// dma_ahb_simple
module dma_ahb_simple
(
       input   wire          HRESETn
     , input   wire          HCLK
     , input   wire          S_HSEL
     , input   wire  [31:0]  S_HADDR
     , input   wire  [ 1:0]  S_HTRANS
     , input   wire          S_HWRITE
     , input   wire  [ 2:0]  S_HSIZE
     , input   wire  [ 2:0]  S_HBURST
     , input   wire  [31:0]  S_HWDATA
     , output  wire  [31:0]  S_HRDATA
     , output  wire  [ 1:0]  S_HRESP
     , input   wire          S_HREADYin
     , output  wire          S_HREADYout
     , output  wire          IRQ
     , output  wire          M_HBUSREQ
     , input   wire          M_HGRANT
     , output  wire  [31:0]  M_HADDR
     , output  wire  [ 1:0]  M_HTRANS
     , output  wire          M_HWRITE
     , output  wire  [ 2:0]  M_HSIZE
     , output  wire  [ 2:0]  M_HBURST
     , output  wire  [ 3:0]  M_HPROT
     , output  wire  [31:0]  M_HWDATA
     , input   wire  [31:0]  M_HRDATA
     , input   wire  [ 1:0]  M_HRESP
     , input   wire          M_HREADY
);
   wire            DMA_EN   ;  
   wire            DMA_GO   ;
   wire            DMA_BUSY ;
   wire            DMA_DONE ;
   wire  [31:0]    DMA_SRC  ;  
   wire  [31:0]    DMA_DST  ;  
  ...
Size: roughly 3200 cells after synthesis, about 230 I/O pins, roughly 0.044 sq mm of cells after synthesis.
clock: 1.86 ns
lec_check: 0
cap_margin: 20
core_margin: 2
core_utilization: 66
cts_cluster_size: 13
setup_slack_margin: 0.3
slew_margin: 20
run.sh (not shown) runs the stock make flow with config.mk's settings and CLKGATE_MAP_FILE=.
The starting point never finished: it broke off in global routing (5_1_grt) with ODB-0269.
Then changed:
Settings changed: CORE_UTILIZATION 66 to 40, CTS_CLUSTER_SIZE 13 to default, SETUP_SLACK_MARGIN 0.3 to default.
Clock period 1.86 ns to 4.5 ns, I/O delays scaled along.
After rerunning: With this change the flow passed the timing, design-rule and antenna checks. Area after synthesis stays the same. Die area is higher by 64%. Synthesized cell count is unchanged.
Then changed:
Settings changed: ABC_AREA from default to 1, CAP_MARGIN 20 to 25, CELL_PAD_IN_SITES_DETAIL_PLACEMENT from default to 2, CELL_PAD_IN_SITES_GLOBAL_PLACEMENT from default to 2, CORE_ASPECT_RATIO from default to 0.97, CTS_CLUSTER_DIAMETER from default to 366, GPL_ROUTABILITY_DRIVEN from default to 1, HOLD_SLACK_MARGIN from default to 0.13, MAX_ROUTING_LAYER from default to met4, MIN_ROUTING_LAYER from default to met2, PLACE_DENSITY_LB_ADDON from default to 0.05, SETUP_SLACK_MARGIN from default to 0.36.
After rerunning: Routed wire length is higher by 58%. Global-route usage is higher by 27 points. Synthesized area is higher by 8.8%. Sequential share of layout area is lower by 4.1 points. Power is higher by 7.8%. Clock skew is lower by 0.037 ns. Final area is higher by 8.0%. Count of clock-buffer cells in the layout is higher by 17. Die size is higher by 8.7%.
Then changed:
Settings changed: CAP_MARGIN 25 to 40, CELL_PAD_IN_SITES_DETAIL_PLACEMENT 2 to default, CELL_PAD_IN_SITES_GLOBAL_PLACEMENT 2 to 0, CORE_ASPECT_RATIO 0.97 to default, CORE_UTILIZATION 40 to 67, CTS_CLUSTER_DIAMETER 366 to default, GPL_TIMING_DRIVEN from default to 1, HOLD_SLACK_MARGIN 0.13 to default, MAX_ROUTING_LAYER met4 to default, MIN_ROUTING_LAYER met2 to default, PLACE_DENSITY_LB_ADDON 0.05 to default, SETUP_SLACK_MARGIN 0.36 to default.
Clock period 4.5 ns to 2.91 ns, I/O delays scaled along.
What happened: The changed run finished with timing, DRC and antenna clean. Clock skew increases by 0.0078 ns. Synthesized cell count does not change. Utilization increases by 31 points.
Then changed:
Settings changed: ABC_AREA 1 to default, CAP_MARGIN 40 to 20, CELL_PAD_IN_SITES_GLOBAL_PLACEMENT 0 to default, CORE_UTILIZATION 67 to 40, GPL_ROUTABILITY_DRIVEN 1 to default, GPL_TIMING_DRIVEN 1 to default.
Clock period 2.91 ns to 3.35 ns, I/O delays scaled along.
After rerunning: Sequential power decreases by 15%. Sequential share of layout area is higher by 2.9 points. Setup slack improved by 0.13 ns. Die area rose by 53%. Fmax drops by 10%. Count of clock-buffer cells in the layout came out higher by 15.
Then changed:
Settings changed: CTS_CLUSTER_DIAMETER from default to 176, HOLD_SLACK_MARGIN from default to 0.17, MAX_ROUTING_LAYER from default to met4.
Clock period 3.35 ns to 4.5 ns, I/O delays scaled along.
=> The new run produced a clean layout; clock-buffer cell count does not change; wire length falls by 1.6%; cell count falls by 1.1%; register-to-register slack improves by 0.85 ns; maximum frequency falls by 9.2%; synthesized cell count stays the same; non-clock buffer count falls by 48; cell area falls by 0.90%; worst setup slack improves by 0.85 ns; hold slack degrades by 0.080 ns; global-route usage rises by 0.30 points.

---

Starting RTL as in the previous note.
clock: 2.78 ns
lec_check: 0
abc_area: 1
cap_margin: 40
cell_pad_in_sites_global_placement: 0
core_margin: 2
core_utilization: 66
gpl_routability_driven: 1
gpl_timing_driven: 1
slew_margin: 20
The baseline passed the timing, design-rule and antenna checks.
==> next run, changes <==
Settings changed: CORE_UTILIZATION 66 to 70, SETUP_SLACK_MARGIN set to -0.13.
Clock period 2.78 ns to 1.86 ns, I/O delays scaled along.
Outcome:
- With this change the flow died in global routing
- die size shrinks by 5.6%
- area after synthesis stays the same
- synthesized cell count stays the same
==> next run, changes <==
Settings changed: ABC_AREA 1 to not set, CAP_MARGIN 40 to 20, CELL_PAD_IN_SITES_GLOBAL_PLACEMENT 0 to not set, CORE_UTILIZATION 70 to 40, GPL_ROUTABILITY_DRIVEN 1 to not set, GPL_TIMING_DRIVEN 1 to not set, SETUP_SLACK_MARGIN -0.13 to not set.
Clock period 1.86 ns to 2.48 ns, I/O delays scaled along.
The new run finished but failed the layout checks on setup timing. Area after synthesis goes down by about 8%. Die area goes up by about 60%. Synthesized cell count goes down by about 40%.
==> next run, changes <==
Settings changed: CORE_UTILIZATION 40 to 67, CTS_CLUSTER_SIZE set to 56.
Clock period 2.48 ns to 1.99 ns, I/O delays scaled along.
Now the flow failed in global routing. Die area went down by 40%. Area after synthesis does not change. Synthesized cell count stays the same.

---

dma_ahb_simple again, from the RTL that the note above started with.
export LEC_CHECK = 0
export ABC_AREA = 1
export CAP_MARGIN = 20
export CELL_PAD_IN_SITES_GLOBAL_PLACEMENT = 3
export CORE_MARGIN = 8
export CORE_UTILIZATION = 30
export CTS_CLUSTER_DIAMETER = 268
export GPL_ROUTABILITY_DRIVEN = 0
export MAX_ROUTING_LAYER = met4
export SLEW_MARGIN = 20
create_clock -name core_clock -period 2.06 [get_ports {HCLK}]
The starting point produced a layout that fails on negative setup slack.
Then changed:
- ABC_AREA: 1 -> default
- CELL_PAD_IN_SITES_GLOBAL_PLACEMENT: 3 -> default
- CORE_MARGIN: 8 -> 2
- CORE_UTILIZATION: 30 -> 40
- CTS_CLUSTER_DIAMETER: 268 -> default
- GPL_ROUTABILITY_DRIVEN: 0 -> default
- MAX_ROUTING_LAYER: met4 -> default
- SETUP_SLACK_MARGIN: default -> -0.01
- clock period: 2.06 -> 3.35 ns (I/O delays scaled with it)
Effect:
- The new run ran to the end with no violations
- routed wire length goes down by about 37%
- worst setup slack improves by 0.57 ns
- maximum frequency goes down by about 24%
- utilization goes up by 6.6 points
- design area goes down by about 20%
- non-clock buffer count goes down by 419

---

Setup of run a:
dma_ahb_simple again, from the RTL that the note above started with.
clock: 2.24 ns
lec_check: 0
abc_area: 0
cap_margin: 40
cell_pad_in_sites_global_placement: 0
core_margin: 2
core_utilization: 67
cts_cluster_size: 33
gpl_routability_driven: 1
gpl_timing_driven: 1
slew_margin: 20
What the final checks of run a revealed, after a flow that finished every stage, was a layout that fails on setup timing.
The following lists how run b was set up differently from run a:
--- a/flow/config.mk
+++ b/flow/config.mk
@@ -8 +8 @@
-export ABC_AREA = 0
+export ABC_AREA = 1
@@ -12,2 +12,2 @@
-export CORE_UTILIZATION = 67
-export CTS_CLUSTER_SIZE = 33
+export CORE_UTILIZATION = 70
+export CTS_CLUSTER_SIZE = 50
==> flow/constraint.sdc <==
create_clock -name core_clock -period 1.97 [get_ports {HCLK}]
set_input_delay 0.3940 -clock core_clock [delete_from_list [all_inputs] [get_ports {HCLK}]]
set_output_delay 0.3940 -clock core_clock [all_outputs]
set_load 0.01 [all_outputs]
## What came out
- Run b: it failed with a tool error in global routing, so there are no final results.
- Every stage of run a finished as expected; the final checks, on the other hand, flagged setup timing, which means the layout fails.
- The proportion of synthesized chip area in sequential cells in run b sits 5.3 points below the value recorded for run a.
- Comparing run b and run a, the higher count of cells resized by post-cts repair was measured on run b.
- Comparing run a against run b, there is no change at all in total of hold buffers inserted after clock tree synthesis.
- Run b ends up with a number of cells in the yosys synthesis report that is 2214 higher than in run a.
- Run b: instance tally after logic synthesis 70% above run a
- Run b vs. run a: average size of a mapped cell went down by 36%.
- In run b, share of synthesized cell area in and-or and or-and compound cells is lower than in run a.
- Measured against each other, run b and run a differ in floorplan core density, the lower figure coming from run a.
- Run b falls short of run a in combined area of all synthesized cells.

---

== lane 1 ==
Starting RTL as in the previous note.
Design dma_ahb_simple, start of the top module:
module dma_ahb_simple
(
       input   wire          HRESETn
     , input   wire          HCLK
     , input   wire          S_HSEL
     , input   wire  [31:0]  S_HADDR
     , input   wire  [ 1:0]  S_HTRANS
     , input   wire          S_HWRITE
     , input   wire  [ 2:0]  S_HSIZE
     , input   wire  [ 2:0]  S_HBURST
     , input   wire  [31:0]  S_HWDATA
     , output  wire  [31:0]  S_HRDATA
     , output  wire  [ 1:0]  S_HRESP
     , input   wire          S_HREADYin
     , output  wire          S_HREADYout
     , output  wire          IRQ
     , output  wire          M_HBUSREQ
     , input   wire          M_HGRANT
     , output  wire  [31:0]  M_HADDR
     , output  wire  [ 1:0]  M_HTRANS
     , output  wire          M_HWRITE
     , output  wire  [ 2:0]  M_HSIZE
     , output  wire  [ 2:0]  M_HBURST
     , output  wire  [ 3:0]  M_HPROT
     , output  wire  [31:0]  M_HWDATA
     , input   wire  [31:0]  M_HRDATA
     , input   wire  [ 1:0]  M_HRESP
     , input   wire          M_HREADY
);
clock: 2.83 ns
lec_check: 0
abc_area: 1
cap_margin: 5
cell_pad_in_sites_detail_placement: 2
core_margin: 5
core_utilization: 62
cts_cluster_diameter: 233
gpl_routability_driven: 0
gpl_timing_driven: 0
hold_slack_margin: 0.17
max_routing_layer: met4
setup_slack_margin: 0.84
slew_margin: 20
tns_end_percent: 40
Status: lane 1 FAILED at detailed placement (3_5_place_dp) (tool error)
> inputs changed (lane 1 -> lane 2)
Settings: removing GPL_TIMING_DRIVEN (formerly 0); removing CELL_PAD_IN_SITES_DETAIL_PLACEMENT (formerly 2); removing HOLD_SLACK_MARGIN (formerly 0.17); removing CTS_CLUSTER_DIAMETER (formerly 233); changing CORE_UTILIZATION from 62 to 68; changing CAP_MARGIN from 5 to 20; changing CORE_MARGIN from 5 to 2; removing GPL_ROUTABILITY_DRIVEN (formerly 0); removing TNS_END_PERCENT (formerly 40); removing MAX_ROUTING_LAYER (formerly met4); removing SETUP_SLACK_MARGIN (formerly 0.84); changing the clock period (ns, I/O delays scaled along) from 2.83 to 3.29.
[summary]
Every stage of the flow completed for lane 2, and the final layout passed the timing, design-rule and antenna checks.
Lane 2 against lane 1: placeable core region lost about 9%; initial core utilization picked up an extra 6.3 points.
Diff lane 2..lane 1 | number of standard cells reported by yosys | unchanged
Of lane 1 and lane 2, lane 2 shows the higher count of input and output buffers, with lane 1 below it.
Comparing lane 1 against lane 2, there is no change at all in adder and majority cell fraction of the synthesized area.
From lane 2 to lane 1, average footprint of a synthesized cell did not move at all.
Of lane 2 and lane 1, it is lane 2 that has the lower vertical die size.
What lane 2 reported for width of the die has to be multiplied by 1.07 to get the figure for lane 1.
Note that the die outline area recorded for lane 2 amounts to 0.875 times the value seen in lane 1.
## Diff of input files: lane 3 against lane 2
Settings: CORE_UTILIZATION now 70, was 68; SETUP_SLACK_MARGIN now -0.18, previously not set; ABC_AREA no longer set, was 1; the clock period (ns, I/O delays scaled along) now 1.9, was 3.29.
Notes after the runs:
Status for lane 3 and lane 2: clean finish in lane 2 only. Changes observed in lane 3 relative to lane 2: width of the die fell 15 um, number of library cell types mapped by synthesis rose 63%, number of placed cells counting well taps fell 30%.
Setup changes, lane 3 to lane 4
Settings: PLACE_DENSITY newly set to 0.35; CORE_UTILIZATION changed from 70 to 68; ABC_AREA newly set to 1; SETUP_SLACK_MARGIN removed (was -0.18); the clock period (ns, I/O delays scaled along) changed from 1.9 to 2.71.
### Flow results
Lane 4 vs lane 3, post-synthesis chip area from yosys went up by 3800 um^2.
Lane 4: flow completed, timing, DRC and antenna clean
Lane 4 vs lane 3, largest non-sequential cell family by area: simple AND/OR/NAND/NOR gates vs multiplexers
Taking lane 3 as the reference, in lane 4 count of cell types in the netlist went down; die area climbed about 12%; post-cts hold-fix buffer tally shows no meaningful change; summed instance area of the synthesized netlist went up by about 9%; horizontal die dimension grew by 5.7%.
Aoi/oai-family share of the synthesized area: lane 4 < lane 3
Per the comparison of lane 4 with lane 3, post-placement cell count picked up an extra 1917; synthesized cell count saw an increase; count of standard-cell rows has increased; post-synthesis share of cell area spent on full adders, half adders and majority gates stayed essentially flat.
Power figures rest on the tool's default switching activity, not on a simulated workload.
